## run.sh

```bash
#!/bin/bash
# the make line also repeats each setting of config.mk as NAME=value (left out here)
make -C /OpenROAD-flow-scripts/flow DESIGN_CONFIG=/design/flow/config.mk WORK_HOME=/design/flow/orfs CLKGATE_MAP_FILE= finish
```

## design.v

```verilog
module EntryBox(Ai, Bi, Pi, Gi);
  input Ai, Bi;
  output Pi, Gi;
  wire Pi, Gi;
  xor(Pi, Ai, Bi);
  and(Gi, Ai, Bi);
endmodule
module GenerateBox(Pi, Gi, Gki, G);
  input Pi, Gi, Gki;
  output G;
  wire G;
  wire w1, w2;
  and(w1, Pi, Gki);
  or(G, w1, Gi);
endmodule
module PropagateBox(Pi, Gi, Pki, Gki, P, G);
  input Pi, Gi, Pki, Gki;
  output P, G;
  wire P, G;
  and(P, Pi, Pki);  
  GenerateBox gbox(.Pi(Pi), .Gi(Gi), .Gki(Gki), .G(G));
endmodule
module SumBlock(Pi, Gki, Si);
  input Pi, Gki;
  output Si;
  wire Si;
  xor(Si, Pi, Gki);
endmodule
`timescale 1ns / 1ns
module KoggeStoneAdder8bit(A, B, Ci, S, Co);
  input Ci;
  input [7:0] A, B;
  output [7:0] S;
  output Co;
  wire [7:0] S;
  wire Co;
  wire P00, P01, P02, P03, P04, P05, P06, P07;
  wire G00, G01, G02, G03, G04, G05, G06, G07;
  wire P11, P12, P13, P14, P15, P16, P17;
  wire G10, G11, G12, G13, G14, G15, G16, G17;
  wire P23, P24, P25, P26, P27;
  wire G21, G22, G23, G24, G25, G26, G27;
  wire P37;
  wire G33, G34, G35, G36;
  EntryBox E0(.Ai(A[0]), .Bi(B[0]), .Pi(P00), .Gi(G00));
  EntryBox E1(.Ai(A[1]), .Bi(B[1]), .Pi(P01), .Gi(G01));
  EntryBox E2(.Ai(A[2]), .Bi(B[2]), .Pi(P02), .Gi(G02));
  EntryBox E3(.Ai(A[3]), .Bi(B[3]), .Pi(P03), .Gi(G03));
  EntryBox E4(.Ai(A[4]), .Bi(B[4]), .Pi(P04), .Gi(G04));
  EntryBox E5(.Ai(A[5]), .Bi(B[5]), .Pi(P05), .Gi(G05));
  EntryBox E6(.Ai(A[6]), .Bi(B[6]), .Pi(P06), .Gi(G06));
  EntryBox E7(.Ai(A[7]), .Bi(B[7]), .Pi(P07), .Gi(G07));
  GenerateBox  GB10 (.Pi(P00), .Gi(G00), .Gki(Ci),  .G(G10));
  PropagateBox PB11 (.Pi(P01), .Gi(G01), .Pki(P00), .Gki(G00), .P(P11), .G(G11));
  PropagateBox PB12 (.Pi(P02), .Gi(G02), .Pki(P01), .Gki(G01), .P(P12), .G(G12));
  PropagateBox PB13 (.Pi(P03), .Gi(G03), .Pki(P02), .Gki(G02), .P(P13), .G(G13));
  PropagateBox PB14 (.Pi(P04), .Gi(G04), .Pki(P03), .Gki(G03), .P(P14), .G(G14));
  PropagateBox PB15 (.Pi(P05), .Gi(G05), .Pki(P04), .Gki(G04), .P(P15), .G(G15));
  PropagateBox PB16 (.Pi(P06), .Gi(G06), .Pki(P05), .Gki(G05), .P(P16), .G(G16));
  PropagateBox PB17 (.Pi(P07), .Gi(G07), .Pki(P06), .Gki(G06), .P(P17), .G(G17));
  GenerateBox  GB21 (.Pi(P11), .Gi(G11), .Gki(Ci),  .G(G21));
  GenerateBox  GB22 (.Pi(P12), .Gi(G12), .Gki(G10), .G(G22));
  PropagateBox PB23 (.Pi(P13), .Gi(G13), .Pki(P11), .Gki(G11), .P(P23), .G(G23));
  PropagateBox PB24 (.Pi(P14), .Gi(G14), .Pki(P12), .Gki(G12), .P(P24), .G(G24));
  PropagateBox PB25 (.Pi(P15), .Gi(G15), .Pki(P13), .Gki(G13), .P(P25), .G(G25));
  PropagateBox PB26 (.Pi(P16), .Gi(G16), .Pki(P14), .Gki(G14), .P(P26), .G(G26));
  PropagateBox PB27 (.Pi(P17), .Gi(G17), .Pki(P15), .Gki(G15), .P(P27), .G(G27));
  GenerateBox  GB33 (.Pi(P23), .Gi(G23), .Gki(Ci),  .G(G33));
  GenerateBox  GB34 (.Pi(P24), .Gi(G24), .Gki(G10), .G(G34));
  GenerateBox  GB35 (.Pi(P25), .Gi(G25), .Gki(G21), .G(G35));
  GenerateBox  GB36 (.Pi(P26), .Gi(G26), .Gki(G22), .G(G36));
  PropagateBox PB37 (.Pi(P27), .Gi(G27), .Pki(P23), .Gki(G23), .P(P37), .G(G37));
  GenerateBox  GB47 (.Pi(P37), .Gi(G37), .Gki(Ci), .G(Co)); 
  SumBlock S0(.Pi(P00), .Gki(Ci),  .Si(S[0]));
  SumBlock S1(.Pi(P01), .Gki(G10), .Si(S[1]));
  SumBlock S2(.Pi(P02), .Gki(G21), .Si(S[2]));
  SumBlock S3(.Pi(P03), .Gki(G22), .Si(S[3]));
  SumBlock S4(.Pi(P04), .Gki(G33), .Si(S[4]));
  SumBlock S5(.Pi(P05), .Gki(G34), .Si(S[5]));
  SumBlock S6(.Pi(P06), .Gki(G35), .Si(S[6]));
  SumBlock S7(.Pi(P07), .Gki(G36), .Si(S[7]));
endmodule
`timescale 1ns / 1ns
module KSA_24bit(Ci, A, B, S, Co);
	input Ci;						 
	input [23:0] A, B;			 
	output wire [23:0] S;		 
	output wire Co;				 
	wire W1, W2;
	KoggeStoneAdder8bit KSA0(.A(A[7:0]),   .B(B[7:0]),   .Ci(Ci), .S(S[7:0]),   .Co(W1));
	KoggeStoneAdder8bit KSA1(.A(A[15:8]),  .B(B[15:8]),  .Ci(W1), .S(S[15:8]),  .Co(W2));
	KoggeStoneAdder8bit KSA2(.A(A[23:16]), .B(B[23:16]), .Ci(W2), .S(S[23:16]), .Co(Co));
endmodule
`timescale 1ns / 1ns
module KSA_48bit(Ci, A, B, S, Co);
	input Ci;						 
	input [47:0] A, B;			 
	output wire [47:0] S;		 
	output wire Co;				 
	wire W1, W2, W3, W4, W5;
	KoggeStoneAdder8bit KSA0(.A(A[7:0]),   .B(B[7:0]),   .Ci(Ci), .S(S[7:0]),   .Co(W1));
	KoggeStoneAdder8bit KSA1(.A(A[15:8]),  .B(B[15:8]),  .Ci(W1), .S(S[15:8]),  .Co(W2));
	KoggeStoneAdder8bit KSA2(.A(A[23:16]), .B(B[23:16]), .Ci(W2), .S(S[23:16]), .Co(W3));
	KoggeStoneAdder8bit KSA3(.A(A[31:24]), .B(B[31:24]), .Ci(W3), .S(S[31:24]), .Co(W4));
	KoggeStoneAdder8bit KSA4(.A(A[39:32]), .B(B[39:32]), .Ci(W4), .S(S[39:32]), .Co(W5));
	KoggeStoneAdder8bit KSA5(.A(A[47:40]), .B(B[47:40]), .Ci(W5), .S(S[47:40]), .Co(Co));
endmodule
module Mux(sel,in0,in1,out);
input wire sel;
input wire [23:0] in0,in1;
output wire [23:0] out;
assign out=(sel)? in1:in0;
endmodule
`timescale 1ns / 1ps
module FSA_24bit_u(Multiplicand, Multiplier, Result);
	input wire [23:0] Multiplicand;
	input wire [23:0] Multiplier;
	output wire [47:0] Result;
	wire [47:0] W0,	 W1,  W2,  W3,  W4,  W5,  W6,  W7,  W8,  W9,  W10, W11;
	wire [47:0] W12, W13, W14, W15, W16, W17, W18, W19, W20, W21;
	wire [23:0] WAND0,	WAND1,	WAND2,	WAND3,	WAND4,	WAND5,	WAND6,	WAND7; 
	wire [23:0] WAND8,	WAND9,	WAND10, WAND11, WAND12, WAND13, WAND14, WAND15; 
	wire [23:0] WAND16, WAND17, WAND18, WAND19, WAND20, WAND21, WAND22, WAND23;
	and(WAND0[0], Multiplicand[0], Multiplier[0]);
	and(WAND0[1], Multiplicand[1], Multiplier[0]);
	and(WAND0[2], Multiplicand[2], Multiplier[0]);
	and(WAND0[3], Multiplicand[3], Multiplier[0]);
	and(WAND0[4], Multiplicand[4], Multiplier[0]);
	and(WAND0[5], Multiplicand[5], Multiplier[0]);
	and(WAND0[6], Multiplicand[6], Multiplier[0]);
	and(WAND0[7], Multiplicand[7], Multiplier[0]);
	and(WAND0[8], Multiplicand[8], Multiplier[0]);
	and(WAND0[9], Multiplicand[9], Multiplier[0]);
	and(WAND0[10], Multiplicand[10], Multiplier[0]);
	and(WAND0[11], Multiplicand[11], Multiplier[0]);
	and(WAND0[12], Multiplicand[12], Multiplier[0]);
	and(WAND0[13], Multiplicand[13], Multiplier[0]);
	and(WAND0[14], Multiplicand[14], Multiplier[0]);
	and(WAND0[15], Multiplicand[15], Multiplier[0]);
	and(WAND0[16], Multiplicand[16], Multiplier[0]);
	and(WAND0[17], Multiplicand[17], Multiplier[0]);
	and(WAND0[18], Multiplicand[18], Multiplier[0]);
	and(WAND0[19], Multiplicand[19], Multiplier[0]);
	and(WAND0[20], Multiplicand[20], Multiplier[0]);
	and(WAND0[21], Multiplicand[21], Multiplier[0]);
	and(WAND0[22], Multiplicand[22], Multiplier[0]);
	and(WAND0[23], Multiplicand[23], Multiplier[0]);
	and(WAND1[0], Multiplicand[0], Multiplier[1]);
	and(WAND1[1], Multiplicand[1], Multiplier[1]);
	and(WAND1[2], Multiplicand[2], Multiplier[1]);
	and(WAND1[3], Multiplicand[3], Multiplier[1]);
	and(WAND1[4], Multiplicand[4], Multiplier[1]);
	and(WAND1[5], Multiplicand[5], Multiplier[1]);
	and(WAND1[6], Multiplicand[6], Multiplier[1]);
	and(WAND1[7], Multiplicand[7], Multiplier[1]);
	and(WAND1[8], Multiplicand[8], Multiplier[1]);
	and(WAND1[9], Multiplicand[9], Multiplier[1]);
	and(WAND1[10], Multiplicand[10], Multiplier[1]);
	and(WAND1[11], Multiplicand[11], Multiplier[1]);
	and(WAND1[12], Multiplicand[12], Multiplier[1]);
	and(WAND1[13], Multiplicand[13], Multiplier[1]);
	and(WAND1[14], Multiplicand[14], Multiplier[1]);
	and(WAND1[15], Multiplicand[15], Multiplier[1]);
	and(WAND1[16], Multiplicand[16], Multiplier[1]);
	and(WAND1[17], Multiplicand[17], Multiplier[1]);
	and(WAND1[18], Multiplicand[18], Multiplier[1]);
	and(WAND1[19], Multiplicand[19], Multiplier[1]);
	and(WAND1[20], Multiplicand[20], Multiplier[1]);
	and(WAND1[21], Multiplicand[21], Multiplier[1]);
	and(WAND1[22], Multiplicand[22], Multiplier[1]);
	and(WAND1[23], Multiplicand[23], Multiplier[1]);
	and(WAND2[0], Multiplicand[0], Multiplier[2]);
	and(WAND2[1], Multiplicand[1], Multiplier[2]);
	and(WAND2[2], Multiplicand[2], Multiplier[2]);
	and(WAND2[3], Multiplicand[3], Multiplier[2]);
	and(WAND2[4], Multiplicand[4], Multiplier[2]);
	and(WAND2[5], Multiplicand[5], Multiplier[2]);
	and(WAND2[6], Multiplicand[6], Multiplier[2]);
	and(WAND2[7], Multiplicand[7], Multiplier[2]);
	and(WAND2[8], Multiplicand[8], Multiplier[2]);
	and(WAND2[9], Multiplicand[9], Multiplier[2]);
	and(WAND2[10], Multiplicand[10], Multiplier[2]);
	and(WAND2[11], Multiplicand[11], Multiplier[2]);
	and(WAND2[12], Multiplicand[12], Multiplier[2]);
	and(WAND2[13], Multiplicand[13], Multiplier[2]);
	and(WAND2[14], Multiplicand[14], Multiplier[2]);
	and(WAND2[15], Multiplicand[15], Multiplier[2]);
	and(WAND2[16], Multiplicand[16], Multiplier[2]);
	and(WAND2[17], Multiplicand[17], Multiplier[2]);
	and(WAND2[18], Multiplicand[18], Multiplier[2]);
	and(WAND2[19], Multiplicand[19], Multiplier[2]);
	and(WAND2[20], Multiplicand[20], Multiplier[2]);
	and(WAND2[21], Multiplicand[21], Multiplier[2]);
	and(WAND2[22], Multiplicand[22], Multiplier[2]);
	and(WAND2[23], Multiplicand[23], Multiplier[2]);
	and(WAND3[0], Multiplicand[0], Multiplier[3]);
	and(WAND3[1], Multiplicand[1], Multiplier[3]);
	and(WAND3[2], Multiplicand[2], Multiplier[3]);
	and(WAND3[3], Multiplicand[3], Multiplier[3]);
	and(WAND3[4], Multiplicand[4], Multiplier[3]);
	and(WAND3[5], Multiplicand[5], Multiplier[3]);
	and(WAND3[6], Multiplicand[6], Multiplier[3]);
	and(WAND3[7], Multiplicand[7], Multiplier[3]);
	and(WAND3[8], Multiplicand[8], Multiplier[3]);
	and(WAND3[9], Multiplicand[9], Multiplier[3]);
	and(WAND3[10], Multiplicand[10], Multiplier[3]);
	and(WAND3[11], Multiplicand[11], Multiplier[3]);
	and(WAND3[12], Multiplicand[12], Multiplier[3]);
	and(WAND3[13], Multiplicand[13], Multiplier[3]);
	and(WAND3[14], Multiplicand[14], Multiplier[3]);
	and(WAND3[15], Multiplicand[15], Multiplier[3]);
	and(WAND3[16], Multiplicand[16], Multiplier[3]);
	and(WAND3[17], Multiplicand[17], Multiplier[3]);
	and(WAND3[18], Multiplicand[18], Multiplier[3]);
	and(WAND3[19], Multiplicand[19], Multiplier[3]);
	and(WAND3[20], Multiplicand[20], Multiplier[3]);
	and(WAND3[21], Multiplicand[21], Multiplier[3]);
	and(WAND3[22], Multiplicand[22], Multiplier[3]);
	and(WAND3[23], Multiplicand[23], Multiplier[3]);
	and(WAND4[0], Multiplicand[0], Multiplier[4]);
	and(WAND4[1], Multiplicand[1], Multiplier[4]);
	and(WAND4[2], Multiplicand[2], Multiplier[4]);
	and(WAND4[3], Multiplicand[3], Multiplier[4]);
	and(WAND4[4], Multiplicand[4], Multiplier[4]);
	and(WAND4[5], Multiplicand[5], Multiplier[4]);
	and(WAND4[6], Multiplicand[6], Multiplier[4]);
	and(WAND4[7], Multiplicand[7], Multiplier[4]);
	and(WAND4[8], Multiplicand[8], Multiplier[4]);
	and(WAND4[9], Multiplicand[9], Multiplier[4]);
	and(WAND4[10], Multiplicand[10], Multiplier[4]);
	and(WAND4[11], Multiplicand[11], Multiplier[4]);
	and(WAND4[12], Multiplicand[12], Multiplier[4]);
	and(WAND4[13], Multiplicand[13], Multiplier[4]);
	and(WAND4[14], Multiplicand[14], Multiplier[4]);
	and(WAND4[15], Multiplicand[15], Multiplier[4]);
	and(WAND4[16], Multiplicand[16], Multiplier[4]);
	and(WAND4[17], Multiplicand[17], Multiplier[4]);
	and(WAND4[18], Multiplicand[18], Multiplier[4]);
	and(WAND4[19], Multiplicand[19], Multiplier[4]);
	and(WAND4[20], Multiplicand[20], Multiplier[4]);
	and(WAND4[21], Multiplicand[21], Multiplier[4]);
	and(WAND4[22], Multiplicand[22], Multiplier[4]);
	and(WAND4[23], Multiplicand[23], Multiplier[4]);
	and(WAND5[0], Multiplicand[0], Multiplier[5]);
	and(WAND5[1], Multiplicand[1], Multiplier[5]);
	and(WAND5[2], Multiplicand[2], Multiplier[5]);
	and(WAND5[3], Multiplicand[3], Multiplier[5]);
	and(WAND5[4], Multiplicand[4], Multiplier[5]);
	and(WAND5[5], Multiplicand[5], Multiplier[5]);
	and(WAND5[6], Multiplicand[6], Multiplier[5]);
	and(WAND5[7], Multiplicand[7], Multiplier[5]);
	and(WAND5[8], Multiplicand[8], Multiplier[5]);
	and(WAND5[9], Multiplicand[9], Multiplier[5]);
	and(WAND5[10], Multiplicand[10], Multiplier[5]);
	and(WAND5[11], Multiplicand[11], Multiplier[5]);
	and(WAND5[12], Multiplicand[12], Multiplier[5]);
	and(WAND5[13], Multiplicand[13], Multiplier[5]);
	and(WAND5[14], Multiplicand[14], Multiplier[5]);
	and(WAND5[15], Multiplicand[15], Multiplier[5]);
	and(WAND5[16], Multiplicand[16], Multiplier[5]);
	and(WAND5[17], Multiplicand[17], Multiplier[5]);
	and(WAND5[18], Multiplicand[18], Multiplier[5]);
	and(WAND5[19], Multiplicand[19], Multiplier[5]);
	and(WAND5[20], Multiplicand[20], Multiplier[5]);
	and(WAND5[21], Multiplicand[21], Multiplier[5]);
	and(WAND5[22], Multiplicand[22], Multiplier[5]);
	and(WAND5[23], Multiplicand[23], Multiplier[5]);
	and(WAND6[0], Multiplicand[0], Multiplier[6]);
	and(WAND6[1], Multiplicand[1], Multiplier[6]);
	and(WAND6[2], Multiplicand[2], Multiplier[6]);
	and(WAND6[3], Multiplicand[3], Multiplier[6]);
	and(WAND6[4], Multiplicand[4], Multiplier[6]);
	and(WAND6[5], Multiplicand[5], Multiplier[6]);
	and(WAND6[6], Multiplicand[6], Multiplier[6]);
	and(WAND6[7], Multiplicand[7], Multiplier[6]);
	and(WAND6[8], Multiplicand[8], Multiplier[6]);
	and(WAND6[9], Multiplicand[9], Multiplier[6]);
	and(WAND6[10], Multiplicand[10], Multiplier[6]);
	and(WAND6[11], Multiplicand[11], Multiplier[6]);
	and(WAND6[12], Multiplicand[12], Multiplier[6]);
	and(WAND6[13], Multiplicand[13], Multiplier[6]);
	and(WAND6[14], Multiplicand[14], Multiplier[6]);
	and(WAND6[15], Multiplicand[15], Multiplier[6]);
	and(WAND6[16], Multiplicand[16], Multiplier[6]);
	and(WAND6[17], Multiplicand[17], Multiplier[6]);
	and(WAND6[18], Multiplicand[18], Multiplier[6]);
	and(WAND6[19], Multiplicand[19], Multiplier[6]);
	and(WAND6[20], Multiplicand[20], Multiplier[6]);
	and(WAND6[21], Multiplicand[21], Multiplier[6]);
	and(WAND6[22], Multiplicand[22], Multiplier[6]);
	and(WAND6[23], Multiplicand[23], Multiplier[6]);
	and(WAND7[0], Multiplicand[0], Multiplier[7]);
	and(WAND7[1], Multiplicand[1], Multiplier[7]);
	and(WAND7[2], Multiplicand[2], Multiplier[7]);
	and(WAND7[3], Multiplicand[3], Multiplier[7]);
	and(WAND7[4], Multiplicand[4], Multiplier[7]);
	and(WAND7[5], Multiplicand[5], Multiplier[7]);
	and(WAND7[6], Multiplicand[6], Multiplier[7]);
	and(WAND7[7], Multiplicand[7], Multiplier[7]);
	and(WAND7[8], Multiplicand[8], Multiplier[7]);
	and(WAND7[9], Multiplicand[9], Multiplier[7]);
	and(WAND7[10], Multiplicand[10], Multiplier[7]);
	and(WAND7[11], Multiplicand[11], Multiplier[7]);
	and(WAND7[12], Multiplicand[12], Multiplier[7]);
	and(WAND7[13], Multiplicand[13], Multiplier[7]);
	and(WAND7[14], Multiplicand[14], Multiplier[7]);
	and(WAND7[15], Multiplicand[15], Multiplier[7]);
	and(WAND7[16], Multiplicand[16], Multiplier[7]);
	and(WAND7[17], Multiplicand[17], Multiplier[7]);
	and(WAND7[18], Multiplicand[18], Multiplier[7]);
	and(WAND7[19], Multiplicand[19], Multiplier[7]);
	and(WAND7[20], Multiplicand[20], Multiplier[7]);
	and(WAND7[21], Multiplicand[21], Multiplier[7]);
	and(WAND7[22], Multiplicand[22], Multiplier[7]);
	and(WAND7[23], Multiplicand[23], Multiplier[7]);
	and(WAND8[0], Multiplicand[0], Multiplier[8]);
	and(WAND8[1], Multiplicand[1], Multiplier[8]);
	and(WAND8[2], Multiplicand[2], Multiplier[8]);
	and(WAND8[3], Multiplicand[3], Multiplier[8]);
	and(WAND8[4], Multiplicand[4], Multiplier[8]);
	and(WAND8[5], Multiplicand[5], Multiplier[8]);
	and(WAND8[6], Multiplicand[6], Multiplier[8]);
	and(WAND8[7], Multiplicand[7], Multiplier[8]);
	and(WAND8[8], Multiplicand[8], Multiplier[8]);
	and(WAND8[9], Multiplicand[9], Multiplier[8]);
	and(WAND8[10], Multiplicand[10], Multiplier[8]);
	and(WAND8[11], Multiplicand[11], Multiplier[8]);
	and(WAND8[12], Multiplicand[12], Multiplier[8]);
	and(WAND8[13], Multiplicand[13], Multiplier[8]);
	and(WAND8[14], Multiplicand[14], Multiplier[8]);
	and(WAND8[15], Multiplicand[15], Multiplier[8]);
	and(WAND8[16], Multiplicand[16], Multiplier[8]);
	and(WAND8[17], Multiplicand[17], Multiplier[8]);
	and(WAND8[18], Multiplicand[18], Multiplier[8]);
	and(WAND8[19], Multiplicand[19], Multiplier[8]);
	and(WAND8[20], Multiplicand[20], Multiplier[8]);
	and(WAND8[21], Multiplicand[21], Multiplier[8]);
	and(WAND8[22], Multiplicand[22], Multiplier[8]);
	and(WAND8[23], Multiplicand[23], Multiplier[8]);
	and(WAND9[0], Multiplicand[0], Multiplier[9]);
	and(WAND9[1], Multiplicand[1], Multiplier[9]);
	and(WAND9[2], Multiplicand[2], Multiplier[9]);
	and(WAND9[3], Multiplicand[3], Multiplier[9]);
	and(WAND9[4], Multiplicand[4], Multiplier[9]);
	and(WAND9[5], Multiplicand[5], Multiplier[9]);
	and(WAND9[6], Multiplicand[6], Multiplier[9]);
	and(WAND9[7], Multiplicand[7], Multiplier[9]);
	and(WAND9[8], Multiplicand[8], Multiplier[9]);
	and(WAND9[9], Multiplicand[9], Multiplier[9]);
	and(WAND9[10], Multiplicand[10], Multiplier[9]);
	and(WAND9[11], Multiplicand[11], Multiplier[9]);
	and(WAND9[12], Multiplicand[12], Multiplier[9]);
	and(WAND9[13], Multiplicand[13], Multiplier[9]);
	and(WAND9[14], Multiplicand[14], Multiplier[9]);
	and(WAND9[15], Multiplicand[15], Multiplier[9]);
	and(WAND9[16], Multiplicand[16], Multiplier[9]);
	and(WAND9[17], Multiplicand[17], Multiplier[9]);
	and(WAND9[18], Multiplicand[18], Multiplier[9]);
	and(WAND9[19], Multiplicand[19], Multiplier[9]);
	and(WAND9[20], Multiplicand[20], Multiplier[9]);
	and(WAND9[21], Multiplicand[21], Multiplier[9]);
	and(WAND9[22], Multiplicand[22], Multiplier[9]);
	and(WAND9[23], Multiplicand[23], Multiplier[9]);
	and(WAND10[0], Multiplicand[0], Multiplier[10]);
	and(WAND10[1], Multiplicand[1], Multiplier[10]);
	and(WAND10[2], Multiplicand[2], Multiplier[10]);
	and(WAND10[3], Multiplicand[3], Multiplier[10]);
	and(WAND10[4], Multiplicand[4], Multiplier[10]);
	and(WAND10[5], Multiplicand[5], Multiplier[10]);
	and(WAND10[6], Multiplicand[6], Multiplier[10]);
	and(WAND10[7], Multiplicand[7], Multiplier[10]);
	and(WAND10[8], Multiplicand[8], Multiplier[10]);
	and(WAND10[9], Multiplicand[9], Multiplier[10]);
	and(WAND10[10], Multiplicand[10], Multiplier[10]);
	and(WAND10[11], Multiplicand[11], Multiplier[10]);
	and(WAND10[12], Multiplicand[12], Multiplier[10]);
	and(WAND10[13], Multiplicand[13], Multiplier[10]);
	and(WAND10[14], Multiplicand[14], Multiplier[10]);
	and(WAND10[15], Multiplicand[15], Multiplier[10]);
	and(WAND10[16], Multiplicand[16], Multiplier[10]);
	and(WAND10[17], Multiplicand[17], Multiplier[10]);
	and(WAND10[18], Multiplicand[18], Multiplier[10]);
	and(WAND10[19], Multiplicand[19], Multiplier[10]);
	and(WAND10[20], Multiplicand[20], Multiplier[10]);
	and(WAND10[21], Multiplicand[21], Multiplier[10]);
	and(WAND10[22], Multiplicand[22], Multiplier[10]);
	and(WAND10[23], Multiplicand[23], Multiplier[10]);
	and(WAND11[0], Multiplicand[0], Multiplier[11]);
	and(WAND11[1], Multiplicand[1], Multiplier[11]);
	and(WAND11[2], Multiplicand[2], Multiplier[11]);
	and(WAND11[3], Multiplicand[3], Multiplier[11]);
	and(WAND11[4], Multiplicand[4], Multiplier[11]);
	and(WAND11[5], Multiplicand[5], Multiplier[11]);
	and(WAND11[6], Multiplicand[6], Multiplier[11]);
	and(WAND11[7], Multiplicand[7], Multiplier[11]);
	and(WAND11[8], Multiplicand[8], Multiplier[11]);
	and(WAND11[9], Multiplicand[9], Multiplier[11]);
	and(WAND11[10], Multiplicand[10], Multiplier[11]);
	and(WAND11[11], Multiplicand[11], Multiplier[11]);
	and(WAND11[12], Multiplicand[12], Multiplier[11]);
	and(WAND11[13], Multiplicand[13], Multiplier[11]);
	and(WAND11[14], Multiplicand[14], Multiplier[11]);
	and(WAND11[15], Multiplicand[15], Multiplier[11]);
	and(WAND11[16], Multiplicand[16], Multiplier[11]);
	and(WAND11[17], Multiplicand[17], Multiplier[11]);
	and(WAND11[18], Multiplicand[18], Multiplier[11]);
	and(WAND11[19], Multiplicand[19], Multiplier[11]);
	and(WAND11[20], Multiplicand[20], Multiplier[11]);
	and(WAND11[21], Multiplicand[21], Multiplier[11]);
	and(WAND11[22], Multiplicand[22], Multiplier[11]);
	and(WAND11[23], Multiplicand[23], Multiplier[11]);
	and(WAND12[0], Multiplicand[0], Multiplier[12]);
	and(WAND12[1], Multiplicand[1], Multiplier[12]);
	and(WAND12[2], Multiplicand[2], Multiplier[12]);
	and(WAND12[3], Multiplicand[3], Multiplier[12]);
	and(WAND12[4], Multiplicand[4], Multiplier[12]);
	and(WAND12[5], Multiplicand[5], Multiplier[12]);
	and(WAND12[6], Multiplicand[6], Multiplier[12]);
	and(WAND12[7], Multiplicand[7], Multiplier[12]);
	and(WAND12[8], Multiplicand[8], Multiplier[12]);
	and(WAND12[9], Multiplicand[9], Multiplier[12]);
	and(WAND12[10], Multiplicand[10], Multiplier[12]);
	and(WAND12[11], Multiplicand[11], Multiplier[12]);
	and(WAND12[12], Multiplicand[12], Multiplier[12]);
	and(WAND12[13], Multiplicand[13], Multiplier[12]);
	and(WAND12[14], Multiplicand[14], Multiplier[12]);
	and(WAND12[15], Multiplicand[15], Multiplier[12]);
	and(WAND12[16], Multiplicand[16], Multiplier[12]);
	and(WAND12[17], Multiplicand[17], Multiplier[12]);
	and(WAND12[18], Multiplicand[18], Multiplier[12]);
	and(WAND12[19], Multiplicand[19], Multiplier[12]);
	and(WAND12[20], Multiplicand[20], Multiplier[12]);
	and(WAND12[21], Multiplicand[21], Multiplier[12]);
	and(WAND12[22], Multiplicand[22], Multiplier[12]);
	and(WAND12[23], Multiplicand[23], Multiplier[12]);
	and(WAND13[0], Multiplicand[0], Multiplier[13]);
	and(WAND13[1], Multiplicand[1], Multiplier[13]);
	and(WAND13[2], Multiplicand[2], Multiplier[13]);
	and(WAND13[3], Multiplicand[3], Multiplier[13]);
	and(WAND13[4], Multiplicand[4], Multiplier[13]);
	and(WAND13[5], Multiplicand[5], Multiplier[13]);
	and(WAND13[6], Multiplicand[6], Multiplier[13]);
	and(WAND13[7], Multiplicand[7], Multiplier[13]);
	and(WAND13[8], Multiplicand[8], Multiplier[13]);
	and(WAND13[9], Multiplicand[9], Multiplier[13]);
	and(WAND13[10], Multiplicand[10], Multiplier[13]);
	and(WAND13[11], Multiplicand[11], Multiplier[13]);
	and(WAND13[12], Multiplicand[12], Multiplier[13]);
	and(WAND13[13], Multiplicand[13], Multiplier[13]);
	and(WAND13[14], Multiplicand[14], Multiplier[13]);
	and(WAND13[15], Multiplicand[15], Multiplier[13]);
	and(WAND13[16], Multiplicand[16], Multiplier[13]);
	and(WAND13[17], Multiplicand[17], Multiplier[13]);
	and(WAND13[18], Multiplicand[18], Multiplier[13]);
	and(WAND13[19], Multiplicand[19], Multiplier[13]);
	and(WAND13[20], Multiplicand[20], Multiplier[13]);
	and(WAND13[21], Multiplicand[21], Multiplier[13]);
	and(WAND13[22], Multiplicand[22], Multiplier[13]);
	and(WAND13[23], Multiplicand[23], Multiplier[13]);
	and(WAND14[0], Multiplicand[0], Multiplier[14]);
	and(WAND14[1], Multiplicand[1], Multiplier[14]);
	and(WAND14[2], Multiplicand[2], Multiplier[14]);
	and(WAND14[3], Multiplicand[3], Multiplier[14]);
	and(WAND14[4], Multiplicand[4], Multiplier[14]);
	and(WAND14[5], Multiplicand[5], Multiplier[14]);
	and(WAND14[6], Multiplicand[6], Multiplier[14]);
	and(WAND14[7], Multiplicand[7], Multiplier[14]);
	and(WAND14[8], Multiplicand[8], Multiplier[14]);
	and(WAND14[9], Multiplicand[9], Multiplier[14]);
	and(WAND14[10], Multiplicand[10], Multiplier[14]);
	and(WAND14[11], Multiplicand[11], Multiplier[14]);
	and(WAND14[12], Multiplicand[12], Multiplier[14]);
	and(WAND14[13], Multiplicand[13], Multiplier[14]);
	and(WAND14[14], Multiplicand[14], Multiplier[14]);
	and(WAND14[15], Multiplicand[15], Multiplier[14]);
	and(WAND14[16], Multiplicand[16], Multiplier[14]);
	and(WAND14[17], Multiplicand[17], Multiplier[14]);
	and(WAND14[18], Multiplicand[18], Multiplier[14]);
	and(WAND14[19], Multiplicand[19], Multiplier[14]);
	and(WAND14[20], Multiplicand[20], Multiplier[14]);
	and(WAND14[21], Multiplicand[21], Multiplier[14]);
	and(WAND14[22], Multiplicand[22], Multiplier[14]);
	and(WAND14[23], Multiplicand[23], Multiplier[14]);
	and(WAND15[0], Multiplicand[0], Multiplier[15]);
	and(WAND15[1], Multiplicand[1], Multiplier[15]);
	and(WAND15[2], Multiplicand[2], Multiplier[15]);
	and(WAND15[3], Multiplicand[3], Multiplier[15]);
	and(WAND15[4], Multiplicand[4], Multiplier[15]);
	and(WAND15[5], Multiplicand[5], Multiplier[15]);
	and(WAND15[6], Multiplicand[6], Multiplier[15]);
	and(WAND15[7], Multiplicand[7], Multiplier[15]);
	and(WAND15[8], Multiplicand[8], Multiplier[15]);
	and(WAND15[9], Multiplicand[9], Multiplier[15]);
	and(WAND15[10], Multiplicand[10], Multiplier[15]);
	and(WAND15[11], Multiplicand[11], Multiplier[15]);
	and(WAND15[12], Multiplicand[12], Multiplier[15]);
	and(WAND15[13], Multiplicand[13], Multiplier[15]);
	and(WAND15[14], Multiplicand[14], Multiplier[15]);
	and(WAND15[15], Multiplicand[15], Multiplier[15]);
	and(WAND15[16], Multiplicand[16], Multiplier[15]);
	and(WAND15[17], Multiplicand[17], Multiplier[15]);
	and(WAND15[18], Multiplicand[18], Multiplier[15]);
	and(WAND15[19], Multiplicand[19], Multiplier[15]);
	and(WAND15[20], Multiplicand[20], Multiplier[15]);
	and(WAND15[21], Multiplicand[21], Multiplier[15]);
	and(WAND15[22], Multiplicand[22], Multiplier[15]);
	and(WAND15[23], Multiplicand[23], Multiplier[15]);
	and(WAND16[0], Multiplicand[0], Multiplier[16]);
	and(WAND16[1], Multiplicand[1], Multiplier[16]);
	and(WAND16[2], Multiplicand[2], Multiplier[16]);
	and(WAND16[3], Multiplicand[3], Multiplier[16]);
	and(WAND16[4], Multiplicand[4], Multiplier[16]);
	and(WAND16[5], Multiplicand[5], Multiplier[16]);
	and(WAND16[6], Multiplicand[6], Multiplier[16]);
	and(WAND16[7], Multiplicand[7], Multiplier[16]);
	and(WAND16[8], Multiplicand[8], Multiplier[16]);
	and(WAND16[9], Multiplicand[9], Multiplier[16]);
	and(WAND16[10], Multiplicand[10], Multiplier[16]);
	and(WAND16[11], Multiplicand[11], Multiplier[16]);
	and(WAND16[12], Multiplicand[12], Multiplier[16]);
	and(WAND16[13], Multiplicand[13], Multiplier[16]);
	and(WAND16[14], Multiplicand[14], Multiplier[16]);
	and(WAND16[15], Multiplicand[15], Multiplier[16]);
	and(WAND16[16], Multiplicand[16], Multiplier[16]);
	and(WAND16[17], Multiplicand[17], Multiplier[16]);
	and(WAND16[18], Multiplicand[18], Multiplier[16]);
	and(WAND16[19], Multiplicand[19], Multiplier[16]);
	and(WAND16[20], Multiplicand[20], Multiplier[16]);
	and(WAND16[21], Multiplicand[21], Multiplier[16]);
	and(WAND16[22], Multiplicand[22], Multiplier[16]);
	and(WAND16[23], Multiplicand[23], Multiplier[16]);
	and(WAND17[0], Multiplicand[0], Multiplier[17]);
	and(WAND17[1], Multiplicand[1], Multiplier[17]);
	and(WAND17[2], Multiplicand[2], Multiplier[17]);
	and(WAND17[3], Multiplicand[3], Multiplier[17]);
	and(WAND17[4], Multiplicand[4], Multiplier[17]);
	and(WAND17[5], Multiplicand[5], Multiplier[17]);
	and(WAND17[6], Multiplicand[6], Multiplier[17]);
	and(WAND17[7], Multiplicand[7], Multiplier[17]);
	and(WAND17[8], Multiplicand[8], Multiplier[17]);
	and(WAND17[9], Multiplicand[9], Multiplier[17]);
	and(WAND17[10], Multiplicand[10], Multiplier[17]);
	and(WAND17[11], Multiplicand[11], Multiplier[17]);
	and(WAND17[12], Multiplicand[12], Multiplier[17]);
	and(WAND17[13], Multiplicand[13], Multiplier[17]);
	and(WAND17[14], Multiplicand[14], Multiplier[17]);
	and(WAND17[15], Multiplicand[15], Multiplier[17]);
	and(WAND17[16], Multiplicand[16], Multiplier[17]);
	and(WAND17[17], Multiplicand[17], Multiplier[17]);
	and(WAND17[18], Multiplicand[18], Multiplier[17]);
	and(WAND17[19], Multiplicand[19], Multiplier[17]);
	and(WAND17[20], Multiplicand[20], Multiplier[17]);
	and(WAND17[21], Multiplicand[21], Multiplier[17]);
	and(WAND17[22], Multiplicand[22], Multiplier[17]);
	and(WAND17[23], Multiplicand[23], Multiplier[17]);
	and(WAND18[0], Multiplicand[0], Multiplier[18]);
	and(WAND18[1], Multiplicand[1], Multiplier[18]);
	and(WAND18[2], Multiplicand[2], Multiplier[18]);
	and(WAND18[3], Multiplicand[3], Multiplier[18]);
	and(WAND18[4], Multiplicand[4], Multiplier[18]);
	and(WAND18[5], Multiplicand[5], Multiplier[18]);
	and(WAND18[6], Multiplicand[6], Multiplier[18]);
	and(WAND18[7], Multiplicand[7], Multiplier[18]);
	and(WAND18[8], Multiplicand[8], Multiplier[18]);
	and(WAND18[9], Multiplicand[9], Multiplier[18]);
	and(WAND18[10], Multiplicand[10], Multiplier[18]);
	and(WAND18[11], Multiplicand[11], Multiplier[18]);
	and(WAND18[12], Multiplicand[12], Multiplier[18]);
	and(WAND18[13], Multiplicand[13], Multiplier[18]);
	and(WAND18[14], Multiplicand[14], Multiplier[18]);
	and(WAND18[15], Multiplicand[15], Multiplier[18]);
	and(WAND18[16], Multiplicand[16], Multiplier[18]);
	and(WAND18[17], Multiplicand[17], Multiplier[18]);
	and(WAND18[18], Multiplicand[18], Multiplier[18]);
	and(WAND18[19], Multiplicand[19], Multiplier[18]);
	and(WAND18[20], Multiplicand[20], Multiplier[18]);
	and(WAND18[21], Multiplicand[21], Multiplier[18]);
	and(WAND18[22], Multiplicand[22], Multiplier[18]);
	and(WAND18[23], Multiplicand[23], Multiplier[18]);
	and(WAND19[0], Multiplicand[0], Multiplier[19]);
	and(WAND19[1], Multiplicand[1], Multiplier[19]);
	and(WAND19[2], Multiplicand[2], Multiplier[19]);
	and(WAND19[3], Multiplicand[3], Multiplier[19]);
	and(WAND19[4], Multiplicand[4], Multiplier[19]);
	and(WAND19[5], Multiplicand[5], Multiplier[19]);
	and(WAND19[6], Multiplicand[6], Multiplier[19]);
	and(WAND19[7], Multiplicand[7], Multiplier[19]);
	and(WAND19[8], Multiplicand[8], Multiplier[19]);
	and(WAND19[9], Multiplicand[9], Multiplier[19]);
	and(WAND19[10], Multiplicand[10], Multiplier[19]);
	and(WAND19[11], Multiplicand[11], Multiplier[19]);
	and(WAND19[12], Multiplicand[12], Multiplier[19]);
	and(WAND19[13], Multiplicand[13], Multiplier[19]);
	and(WAND19[14], Multiplicand[14], Multiplier[19]);
	and(WAND19[15], Multiplicand[15], Multiplier[19]);
	and(WAND19[16], Multiplicand[16], Multiplier[19]);
	and(WAND19[17], Multiplicand[17], Multiplier[19]);
	and(WAND19[18], Multiplicand[18], Multiplier[19]);
	and(WAND19[19], Multiplicand[19], Multiplier[19]);
	and(WAND19[20], Multiplicand[20], Multiplier[19]);
	and(WAND19[21], Multiplicand[21], Multiplier[19]);
	and(WAND19[22], Multiplicand[22], Multiplier[19]);
	and(WAND19[23], Multiplicand[23], Multiplier[19]);
	and(WAND20[0], Multiplicand[0], Multiplier[20]);
	and(WAND20[1], Multiplicand[1], Multiplier[20]);
	and(WAND20[2], Multiplicand[2], Multiplier[20]);
	and(WAND20[3], Multiplicand[3], Multiplier[20]);
	and(WAND20[4], Multiplicand[4], Multiplier[20]);
	and(WAND20[5], Multiplicand[5], Multiplier[20]);
	and(WAND20[6], Multiplicand[6], Multiplier[20]);
	and(WAND20[7], Multiplicand[7], Multiplier[20]);
	and(WAND20[8], Multiplicand[8], Multiplier[20]);
	and(WAND20[9], Multiplicand[9], Multiplier[20]);
	and(WAND20[10], Multiplicand[10], Multiplier[20]);
	and(WAND20[11], Multiplicand[11], Multiplier[20]);
	and(WAND20[12], Multiplicand[12], Multiplier[20]);
	and(WAND20[13], Multiplicand[13], Multiplier[20]);
	and(WAND20[14], Multiplicand[14], Multiplier[20]);
	and(WAND20[15], Multiplicand[15], Multiplier[20]);
	and(WAND20[16], Multiplicand[16], Multiplier[20]);
	and(WAND20[17], Multiplicand[17], Multiplier[20]);
	and(WAND20[18], Multiplicand[18], Multiplier[20]);
	and(WAND20[19], Multiplicand[19], Multiplier[20]);
	and(WAND20[20], Multiplicand[20], Multiplier[20]);
	and(WAND20[21], Multiplicand[21], Multiplier[20]);
	and(WAND20[22], Multiplicand[22], Multiplier[20]);
	and(WAND20[23], Multiplicand[23], Multiplier[20]);
	and(WAND21[0], Multiplicand[0], Multiplier[21]);
	and(WAND21[1], Multiplicand[1], Multiplier[21]);
	and(WAND21[2], Multiplicand[2], Multiplier[21]);
	and(WAND21[3], Multiplicand[3], Multiplier[21]);
	and(WAND21[4], Multiplicand[4], Multiplier[21]);
	and(WAND21[5], Multiplicand[5], Multiplier[21]);
	and(WAND21[6], Multiplicand[6], Multiplier[21]);
	and(WAND21[7], Multiplicand[7], Multiplier[21]);
	and(WAND21[8], Multiplicand[8], Multiplier[21]);
	and(WAND21[9], Multiplicand[9], Multiplier[21]);
	and(WAND21[10], Multiplicand[10], Multiplier[21]);
	and(WAND21[11], Multiplicand[11], Multiplier[21]);
	and(WAND21[12], Multiplicand[12], Multiplier[21]);
	and(WAND21[13], Multiplicand[13], Multiplier[21]);
	and(WAND21[14], Multiplicand[14], Multiplier[21]);
	and(WAND21[15], Multiplicand[15], Multiplier[21]);
	and(WAND21[16], Multiplicand[16], Multiplier[21]);
	and(WAND21[17], Multiplicand[17], Multiplier[21]);
	and(WAND21[18], Multiplicand[18], Multiplier[21]);
	and(WAND21[19], Multiplicand[19], Multiplier[21]);
	and(WAND21[20], Multiplicand[20], Multiplier[21]);
	and(WAND21[21], Multiplicand[21], Multiplier[21]);
	and(WAND21[22], Multiplicand[22], Multiplier[21]);
	and(WAND21[23], Multiplicand[23], Multiplier[21]);
	and(WAND22[0], Multiplicand[0], Multiplier[22]);
	and(WAND22[1], Multiplicand[1], Multiplier[22]);
	and(WAND22[2], Multiplicand[2], Multiplier[22]);
	and(WAND22[3], Multiplicand[3], Multiplier[22]);
	and(WAND22[4], Multiplicand[4], Multiplier[22]);
	and(WAND22[5], Multiplicand[5], Multiplier[22]);
	and(WAND22[6], Multiplicand[6], Multiplier[22]);
	and(WAND22[7], Multiplicand[7], Multiplier[22]);
	and(WAND22[8], Multiplicand[8], Multiplier[22]);
	and(WAND22[9], Multiplicand[9], Multiplier[22]);
	and(WAND22[10], Multiplicand[10], Multiplier[22]);
	and(WAND22[11], Multiplicand[11], Multiplier[22]);
	and(WAND22[12], Multiplicand[12], Multiplier[22]);
	and(WAND22[13], Multiplicand[13], Multiplier[22]);
	and(WAND22[14], Multiplicand[14], Multiplier[22]);
	and(WAND22[15], Multiplicand[15], Multiplier[22]);
	and(WAND22[16], Multiplicand[16], Multiplier[22]);
	and(WAND22[17], Multiplicand[17], Multiplier[22]);
	and(WAND22[18], Multiplicand[18], Multiplier[22]);
	and(WAND22[19], Multiplicand[19], Multiplier[22]);
	and(WAND22[20], Multiplicand[20], Multiplier[22]);
	and(WAND22[21], Multiplicand[21], Multiplier[22]);
	and(WAND22[22], Multiplicand[22], Multiplier[22]);
	and(WAND22[23], Multiplicand[23], Multiplier[22]);
	and(WAND23[0], Multiplicand[0], Multiplier[23]);
	and(WAND23[1], Multiplicand[1], Multiplier[23]);
	and(WAND23[2], Multiplicand[2], Multiplier[23]);
	and(WAND23[3], Multiplicand[3], Multiplier[23]);
	and(WAND23[4], Multiplicand[4], Multiplier[23]);
	and(WAND23[5], Multiplicand[5], Multiplier[23]);
	and(WAND23[6], Multiplicand[6], Multiplier[23]);
	and(WAND23[7], Multiplicand[7], Multiplier[23]);
	and(WAND23[8], Multiplicand[8], Multiplier[23]);
	and(WAND23[9], Multiplicand[9], Multiplier[23]);
	and(WAND23[10], Multiplicand[10], Multiplier[23]);
	and(WAND23[11], Multiplicand[11], Multiplier[23]);
	and(WAND23[12], Multiplicand[12], Multiplier[23]);
	and(WAND23[13], Multiplicand[13], Multiplier[23]);
	and(WAND23[14], Multiplicand[14], Multiplier[23]);
	and(WAND23[15], Multiplicand[15], Multiplier[23]);
	and(WAND23[16], Multiplicand[16], Multiplier[23]);
	and(WAND23[17], Multiplicand[17], Multiplier[23]);
	and(WAND23[18], Multiplicand[18], Multiplier[23]);
	and(WAND23[19], Multiplicand[19], Multiplier[23]);
	and(WAND23[20], Multiplicand[20], Multiplier[23]);
	and(WAND23[21], Multiplicand[21], Multiplier[23]);
	and(WAND23[22], Multiplicand[22], Multiplier[23]);
	and(WAND23[23], Multiplicand[23], Multiplier[23]);
	KSA_48bit KSA0  (.Ci(1'b0), .A({24'b0, WAND0}),         .B({23'b0, WAND1, 1'b0}),   .S(W0),  .Co());
	KSA_48bit KSA1  (.Ci(1'b0), .A({22'b0, WAND2, 2'b0}),   .B({21'b0, WAND3, 3'b0}),   .S(W1),  .Co());
	KSA_48bit KSA2  (.Ci(1'b0), .A({20'b0, WAND4, 4'b0}),   .B({19'b0, WAND5, 5'b0}),   .S(W2),  .Co());
	KSA_48bit KSA3  (.Ci(1'b0), .A({18'b0, WAND6, 6'b0}),   .B({17'b0, WAND7, 7'b0}),   .S(W3),  .Co());
	KSA_48bit KSA4  (.Ci(1'b0), .A({16'b0, WAND8, 8'b0}),   .B({15'b0, WAND9, 9'b0}),   .S(W4),  .Co());
	KSA_48bit KSA5  (.Ci(1'b0), .A({14'b0, WAND10, 10'b0}), .B({13'b0, WAND11, 11'b0}), .S(W5),  .Co());
	KSA_48bit KSA6  (.Ci(1'b0), .A({12'b0, WAND12, 12'b0}), .B({11'b0, WAND13, 13'b0}), .S(W6),  .Co());
	KSA_48bit KSA7  (.Ci(1'b0), .A({10'b0, WAND14, 14'b0}), .B({9'b0, WAND15, 15'b0}),  .S(W7),  .Co());
	KSA_48bit KSA8  (.Ci(1'b0), .A({8'b0, WAND16, 16'b0}),  .B({7'b0, WAND17, 17'b0}),  .S(W8),  .Co());
	KSA_48bit KSA9  (.Ci(1'b0), .A({6'b0, WAND18, 18'b0}),  .B({5'b0, WAND19, 19'b0}),  .S(W9),  .Co());
	KSA_48bit KSA10 (.Ci(1'b0), .A({4'b0, WAND20, 20'b0}),  .B({3'b0, WAND21, 21'b0}),  .S(W10), .Co());
	KSA_48bit KSA11 (.Ci(1'b0), .A({2'b0, WAND22, 22'b0}),  .B({1'b0, WAND23, 23'b0}),  .S(W11), .Co());
	KSA_48bit KSA12 (.Ci(1'b0), .A(W0),    .B(W1),    .S(W12),   .Co());
	KSA_48bit KSA13 (.Ci(1'b0), .A(W2),    .B(W3),    .S(W13),   .Co());
	KSA_48bit KSA14 (.Ci(1'b0), .A(W4),    .B(W5),    .S(W14),   .Co());
	KSA_48bit KSA15 (.Ci(1'b0), .A(W6),    .B(W7),    .S(W15),   .Co());
	KSA_48bit KSA16 (.Ci(1'b0), .A(W8),    .B(W9),    .S(W16),   .Co());
	KSA_48bit KSA17 (.Ci(1'b0), .A(W10),   .B(W11),   .S(W17),   .Co());
	KSA_48bit KSA18 (.Ci(1'b0), .A(W12),   .B(W13),   .S(W18),   .Co());
	KSA_48bit KSA19 (.Ci(1'b0), .A(W14),   .B(W15),   .S(W19),   .Co());
	KSA_48bit KSA20 (.Ci(1'b0), .A(W16),   .B(W17),   .S(W20),   .Co());
	KSA_48bit KSA21 (.Ci(1'b0), .A(W18),   .B(W19),   .S(W21),   .Co());
	KSA_48bit KSA22 (.Ci(1'b0), .A(W20),   .B(W21),   .S(Result),   .Co());
endmodule
`timescale 1ns / 1ps
module FloatMultiplier_rounding(Multiplicand, Multiplier, Result);
	input wire [31:0] Multiplicand;
	input wire [31:0] Multiplier;
	output wire [31:0] Result;
	wire [47:0] Wmult;
	wire [23:0] Wmux, Wround;
	wire [7:0] WE1;
	FSA_24bit_u Mult( .Multiplicand({1'b1,Multiplicand[22:0]}), .Multiplier({1'b1,Multiplier[22:0]}), .Result(Wmult));
	Mux m2to1( .sel(Wmult[47]), .in0(Wmult[45:22]), .in1(Wmult[46:23]), .out(Wmux));
	KSA_24bit addr( .Ci(Wmux[0]), .A({1'b0,Wmux[23:1]}), .B(24'b0), .S(Wround), .Co());
	assign Result[22:0] = Wround[22:0];
	KoggeStoneAdder8bit Add1( .A(Multiplicand[30:23]), .B(8'b10000001), .Ci(Wmult[47]), .S(WE1), .Co());
	KoggeStoneAdder8bit Add2( .A(WE1), .B(Multiplier[30:23]), .Ci(Wround[23]), .S(Result[30:23]), .Co());
	xor x1(Result[31],Multiplicand[31],Multiplier[31]);
endmodule
module Circle_Area_Calculator(clk, rst, radius, area);
  input wire clk, rst;
  input wire [31:0] radius;
  output reg [31:0] area;
  wire [31:0] Square_radius, Result;
  parameter Pi = 32'b01000000010010010000111111010000;
  FloatMultiplier_rounding FM0(.Multiplicand(radius), .Multiplier(radius), .Result(Square_radius));
  FloatMultiplier_rounding FM1(.Multiplicand(Square_radius), .Multiplier(Pi), .Result(Result));
  always @(posedge clk) begin
	if(rst) begin
		area[31:0] <= 1'b0;
	end else begin
		area[31:0] <= Result[31:0];
	end
  end
endmodule
```

## constraint.sdc

```tcl
create_clock -name core_clock -period 16.2 [get_ports {clk}]
set_input_delay 3.2400 -clock core_clock [delete_from_list [all_inputs] [get_ports {clk}]]
set_output_delay 3.2400 -clock core_clock [all_outputs]
set_load 0.01 [all_outputs]
```

## config.mk

```make
export PLATFORM = sky130hd
export DESIGN_NAME = Circle_Area_Calculator
export DESIGN_NICKNAME = Circle_Area_Calculator
export VERILOG_FILES = /design/flow/design.v
export SDC_FILE = /design/flow/constraint.sdc
export NUM_CORES = 4
export LEC_CHECK = 0
export ABC_AREA = 1
export CAP_MARGIN = 5
export CORE_ASPECT_RATIO = 0.89
export CORE_MARGIN = 2
export CORE_UTILIZATION = 72
export CTS_CLUSTER_DIAMETER = 140
export PLACE_DENSITY = 0.35
export SETUP_SLACK_MARGIN = 1.42
export SLEW_MARGIN = 20
```

==> changes_impl.md, run 1 <==
## Implementation

- Status: did not finish
- Failing step: detailed placement (3_5_place_dp)
- Error: [ERROR DPL-0038] Utilization greater than 100%, impossible to legalize
- Synth unique cells: between 60 and 70
- Aoi share: 0.169
- Num ports: 66
- Die y size: 204 µm
- Commonest cells in the netlist: 1077 x inv_1, 925 x nand2_1, 630 x ha_1
- Dominant Register Cell: dfxtp_1
- Ys cells: just over 5000
- Synthesis Warnings: 2
- Die X: 229 µm
- Synth Seq Share: 0.0191
- XORs/XNORs by Area: 0.161
- EDFF count, synth: 0
- Global placement routability congestion: 0.966
- Adders+Majority by Area: 0.307
- Core area: 0.0446 mm²
- Dominant combinational family: adder cells
- Mapped cell area: 0.0324 mm²
- Ys async rst share: 0
- Cell row count: 73
- Yosys top cell by area: ha_1
- Post-Synth Simple-Gate Area: 0.206
- Top cells, area: ha_1 24%, inv_1 12%, nand2_1 11%
- Floorplan core density: 0.728
- Port Buffers: 62
- Syn_area_per_cell: about 6.4 µm²
- Mux frac, synth: 0
- Die ar.: 0.0468 mm²
- Top-area cell share: 0.243
- Mapped Cells: 5045
- Synthesis area per yosys: 0.0324 mm²
- #FFs+latches synth: 31
- Most common cell in the netlist: inv_1
[stage by stage]
| step | instances | hold slack, ps | cell area (µm²) | TNS, ps |
|---|---|---|---|---|
| after global placement | 7121 | 3970 | 45400 | -195810 |
| after floorplan | 5047 | 3420 | 33200 | -158840 |
==> run 2, diff against run 1 <==
- ABC_AREA: 1 -> default
- CAP_MARGIN: 5 -> 20
- CORE_ASPECT_RATIO: 0.89 -> default
- CORE_UTILIZATION: 72 -> 66
- CTS_CLUSTER_DIAMETER: 140 -> default
- HOLD_SLACK_MARGIN: default -> -0.08
- PLACE_DENSITY: 0.35 -> default
- SETUP_SLACK_MARGIN: 1.42 -> default
- TNS_END_PERCENT: default -> 5
- clock period: 16.2 -> 26.2 ns (I/O delays scaled with it)
==> run 2 against run 1 <==
  * Now fails the layout checks on negative setup slack
  * Area after synthesis down 0.54%
  * Synthesized cell count decreased by 15%
  * Die area is 8.3% higher
==> changes_impl.md, run 2 <==
## Flow update

- CTS buffer count: 5
- Die ar.: 0.0507 mm² (was 0.0468 mm²)
- CTS root buf: clkbuf_16
- Starting DRT DRC Count: about 2000
- Status: complete, but fails checks (was did not finish)
- Die y size: 225 µm (was 204 µm)
- Hold Crit Class: input pin to flip-flop
- DP HPWL: 80400 µm
- Setup slack at placement: -2170 ps
- Die X: 225 µm (was 229 µm)
- Critical Path Fanout Max: 6
- Routed len/inst: 16.2 µm
- CTS sink count: 31
- Slowest stage delay, CP: 500 ps
- Final core area utilization: 0.852
- CP max-delay cell: nor4_1
- Ys cells: 4297 (was 5045)
- Critical path endpoint: area[30]
- Setup CP Type: input pin to flip-flop
- Num ports: 66 (unchanged)
- Crit path from: radius[3]
- Htree depth: 2
- Clock transition at the registers of the reported paths: 50 ps
- Yosys top cell by area: ha_1 (unchanged)
- Synth unique cells: 106 (was 69)
- Remaining antenna violation count: 0
- Adders+Majority by Area: 0.310 (was 0.307)
- Synthesis area per yosys: 0.0323 mm² (was 0.0324 mm²)
- Hold depth: 3
- XORs/XNORs by Area: 0.164 (was 0.161)
- Endpoints failing setup: 31
- Delay-heaviest family, CP: AND-OR/OR-AND gates
- Hold EP: area[20]
- Core area: 0.0485 mm² (was 0.0446 mm²)
- CP Depth: around 120
- Dominant Register Cell: dfxtp_1 (unchanged)
- Worst Slack Setup Final: -1580 ps
- Top-area cell share: 0.244 (was 0.243)
- Post-Synth Simple-Gate Area: 0.192 (was 0.206)
- CTS tree: built
- Synth Seq Share: 0.0192 (was 0.0191)
- Critical Path RT: 26360 ps
- Syn_area_per_cell: 7.51 µm² (was 6.43 µm²)
- SO Viols: negative setup slack
- Worst-margin pin slew: between 700 and 800 ps
- Wirelength, routed: ~95000 µm
- Residual DRC: 0
- Data arrival, critical path: about 28000 ps
- Port Buffers: 62 (unchanged)
- Initial antenna violation count: 0
- WP buf/inv: 8
- Mux frac, synth: 0.00609 (was 0)
- Mapped cell area: 0.0323 mm² (was 0.0324 mm²)
- Max_cap viols: 0
- Tot GR Track Use: 0.360
- Dominant combinational family: adder cells (unchanged)
- Min Tclk post-route: 27780 ps
- HP Start: rst
- Final hold vios: 0
- Mapped Cells: 4297 (was 5045)
- Crit share post-route: 1.06
- Top cells, area: ha_1 24%, xnor2_1 11%, fa_1 6.5% (was ha_1 24%, inv_1 12%, nand2_1 11%)
- DRT Pass-1 Iters: 6
- EDFF count, synth: 0 (unchanged)
- OpenROAD warning count: 35
- Syn-to-layout area delta: 28.2%
- Dpl cells: 5815
- Clk buf depth: 2
- DR vias/cell: 5.84
- Max Clk Rate: 0.0360 GHz
- Vias in the first global route: 33176
- #FFs+latches synth: 31 (unchanged)
- Aoi share: 0.255 (was 0.169)
- Global-route wire length before repair: roughly 150000 µm
- Count of pins over their slew limit: 0
- Largest net degree at the start of global routing: 34
- Worst setup EP type: flip-flop
- Most common cell in the netlist: ha_1 (was inv_1)
- Floorplan core density: 0.664 (was 0.728)
- Final Net Count: 5998
- Worst rel slew slack: 0.473
- Cell row count: 81 (was 73)
- Grt total ovfl: 0
- Global placement routability congestion: 0.949 (was 0.966)
- Hold_buf cts: 0
- RSZ-0062 raised after global routing: true
- Commonest cells in the netlist: 630 x ha_1, 416 x xnor2_1, 406 x a21oi_1 (was 1077 x inv_1, 925 x nand2_1, 630 x ha_1)
- Cell mode on critical path: o21a_1
- Startpoint Class: input pin
- Via count: 34190
- Post-Layout Cell Count: 5854
- Ys async rst share: 0 (unchanged)
- Synthesis Warnings: 2 (unchanged)
-- run 2: layout make-up --
cell class / instances / area [µm²]
fill: 3111 / 7200
tap: 622 / 778
timing repair buffer: 1020 / 7870
inverter: 352 / 1330
clock inverter: 2 / 35.0
antenna: 1 / 2.50
multi-input combinational: 3820 / 30600
clock buffer: 6 / 139
sequential: 31 / 621
-- run 2: per-layer routing --
layer / GRT usage / share of wire / up-vias
met5: 0 / 0 / -
met4: 0.112 / 0.035 / 0
met3: 0.0325 / 0.052 / 228
met2: 0.656 / 0.48 / 868
met1: 0.447 / 0.43 / 16060
li1: - / - / 17034
-- run 2: timing repair --
item | CTS | global route
resized | 55 | 52
pin swaps | 69 | 37
setup buffers | 22 | 8
endpoints found under the hold margin | 0 | 0
endpoints found under the setup margin | 31 | 31
-- run 2: metrics by stage --
step           cell area, µm²  setup TNS (ps)  hold slack (ps)
2_1_floorplan           32600           -1010             5440
3_3_place_gp            40600          -33340             5980
3_5_place_dp            40600          -43050             5970
4_1_cts                 41100          -10600             5780
5_1_grt                 41300          -56950             5810
6_report                41300          -24320             5780
==> run 3, diff against run 2 <==
- ABC_AREA: default -> 0
- CAP_MARGIN: 20 -> 30
- CELL_PAD_IN_SITES_DETAIL_PLACEMENT: default -> 1
- CELL_PAD_IN_SITES_GLOBAL_PLACEMENT: default -> 3
- CORE_ASPECT_RATIO: default -> 0.79
- CORE_UTILIZATION: 66 -> 27
- CTS_CLUSTER_DIAMETER: default -> 74
- CTS_CLUSTER_SIZE: default -> 14
- GPL_ROUTABILITY_DRIVEN: default -> 0
- GPL_TIMING_DRIVEN: default -> 0
- HOLD_SLACK_MARGIN: -0.08 -> 0.07
- MAX_ROUTING_LAYER: default -> met5
- MIN_ROUTING_LAYER: default -> met2
- PLACE_DENSITY_LB_ADDON: default -> 0.09
- SETUP_SLACK_MARGIN: default -> 1.43
- SLEW_MARGIN: 20 -> 15
- TNS_END_PERCENT: 5 -> 25
- clock period: 26.2 -> 38.0 ns (I/O delays scaled with it)
==> run 3 against run 2 <==
  * The run now finishes clean
  * Cell area down 13%
  * Non-clock buffer count down 819
  * Highest routed layer is now met5
  * Critical path depth is 1 lower
==> changes_impl.md, run 3 <==
## Flow update

- Htree depth: 2 (unchanged)
- Post-Synth Simple-Gate Area: 0.192 (unchanged)
- DR vias/cell: 7.14 (was 5.84)
- Synth unique cells: 106 (unchanged)
- CP max-delay cell: clkdlybuf4s50_1 (was nor4_1)
- Core area: 0.118 mm² (was 0.0485 mm²)
- Grt total ovfl: 0 (unchanged)
- Setup CP Type: input pin to flip-flop (unchanged)
- Clk buf depth: 2 (unchanged)
- Top cells, area: ha_1 24%, xnor2_1 11%, fa_1 6.5% (unchanged)
- Cell mode on critical path: ha_1 (was o21a_1)
- Port Buffers: 62 (unchanged)
- #FFs+latches synth: 31 (unchanged)
- Hold depth: 3 (unchanged)
- Worst setup EP type: flip-flop (unchanged)
- Wirelength, routed: 132000 µm (was 94900 µm)
- Commonest cells in the netlist: 630 x ha_1, 416 x xnor2_1, 406 x a21oi_1 (unchanged)
- Ys cells: 4297 (unchanged)
- Vias in the first global route: 50205 (was 33176)
- DP HPWL: 112000 µm (was 80400 µm)
- Synthesis Warnings: 2 (unchanged)
- Critical path endpoint: area[30] (unchanged)
- Min Tclk post-route: 34830 ps
- Startpoint Class: input pin (unchanged)
- Worst-margin pin slew: 1080 ps (was 785 ps)
- Crit path from: radius[7] (was radius[3])
- OpenROAD warning count: 30 (was 35)
- Starting DRT DRC Count: 3279 (was 1984)
- CTS tree: built (unchanged)
- Ys async rst share: 0 (unchanged)
- Top-area cell share: 0.244 (unchanged)
- Hold_buf cts: 0 (unchanged)
- Num ports: 66 (unchanged)
- Final Net Count: 5179 (was 5998)
- Endpoints failing setup: 0 (was 31)
- Hold EP: area[29] (was area[20])
- XORs/XNORs by Area: 0.164 (unchanged)
- Residual DRC: 0 (unchanged)
- Via count: 42995 (was 34190)
- Mapped cell area: 0.0323 mm² (unchanged)
- Initial antenna violation count: 9 (was 0)
- Aoi share: 0.255 (unchanged)
- CTS root buf: clkbuf_16 (unchanged)
- CP Depth: 122 (was 123)
- Remaining antenna violation count: 0 (unchanged)
- Count of pins over their slew limit: 0 (unchanged)
- Final hold vios: 0 (unchanged)
- Crit share post-route: 0.917 (was 1.06)
- Critical Path RT: 38140 ps (was 26360 ps)
- Largest net degree at the start of global routing: 14 (was 34)
- Delay-heaviest family, CP: AND-OR/OR-AND gates (unchanged)
- Max_cap viols: 0 (unchanged)
- Dominant Register Cell: dfxtp_1 (unchanged)
- Floorplan core density: 0.273 (was 0.664)
- Mux frac, synth: 0.00609 (unchanged)
- Dpl cells: 5965 (was 5815)
- Most common cell in the netlist: ha_1 (unchanged)
- Status: timing/DRC/antenna clean (was complete, but fails checks)
- Synth Seq Share: 0.0192 (unchanged)
- Slowest stage delay, CP: 800 ps (was 500 ps)
- EDFF count, synth: 0 (unchanged)
- Post-Layout Cell Count: 6018 (was 5854)
- Clock transition at the registers of the reported paths: 50 ps (about the same)
- Syn_area_per_cell: 7.51 µm² (unchanged)
- Final core area utilization: 0.303 (was 0.852)
- Max Clk Rate: 0.0287 GHz
- Syn-to-layout area delta: 10.9% (was 28.2%)
- Hold Crit Class: input pin to flip-flop (unchanged)
- Synthesis area per yosys: 0.0323 mm² (unchanged)
- Routed len/inst: 21.9 µm (was 16.2 µm)
- Tot GR Track Use: 0.317 (was 0.360)
- Die y size: 311 µm (was 225 µm)
- Global-route wire length before repair: 197000 µm (was 153000 µm)
- Critical Path Fanout Max: 10 (was 6)
- Worst rel slew slack: 0.283 (was 0.473)
- Die ar.: 0.122 mm² (was 0.0507 mm²)
- Dominant combinational family: adder cells (unchanged)
- DRT Pass-1 Iters: 7 (was 6)
- Yosys top cell by area: ha_1 (unchanged)
- Data arrival, critical path: 34970 ps (was 27940 ps)
- CTS buffer count: 5 (unchanged)
- RSZ-0062 raised after global routing: false (was true)
- Cell row count: 112 (was 81)
- Mapped Cells: 4297 (unchanged)
- Adders+Majority by Area: 0.310 (unchanged)
- CTS sink count: 31 (unchanged)
- WP buf/inv: 13 (was 8)
- HP Start: rst (unchanged)
- Die X: 393 µm (was 225 µm)
## run 3: layout make-up
class                      instances  area (µm²)
tap                             1596        2000
timing repair buffer             105        1020
antenna                           12        30.0
clock buffer                       6         129
inverter                         352        1340
multi-input combinational       3820       30200
fill                           14530       82500
buffer                            96         474
sequential                        31         621
## run 3: stage by stage
step	setup slack (ps)	instance area [µm²]	hold slack [ps]	setup TNS, ps
global placement	-1350	34900	8340	-9990
CTS	1450	35200	8160	0
floorplan	6820	32300	7800	0
detailed placement	-1020	35000	8340	-4670
finish	3170	35800	8160	0
global route	1380	35800	8180	0
## run 3: what timing repair did
action                                 CTS  global route
pin swaps                                1             8
setup endpoints to repair               31            31
resized                                 31           117
buffers inserted                         2            15
endpoints found under the hold margin    0             0
## run 3: metal layers
metal / track usage / vias to the layer above / part of all wire
li1: - / 15193 / -
met1: - / 15443 / 0
met2: 0.310 / 11909 / 0.45
met3: 0.538 / 379 / 0.51
met4: 0.00836 / 71 / 0.023
met5: 0.151 / - / 0.022
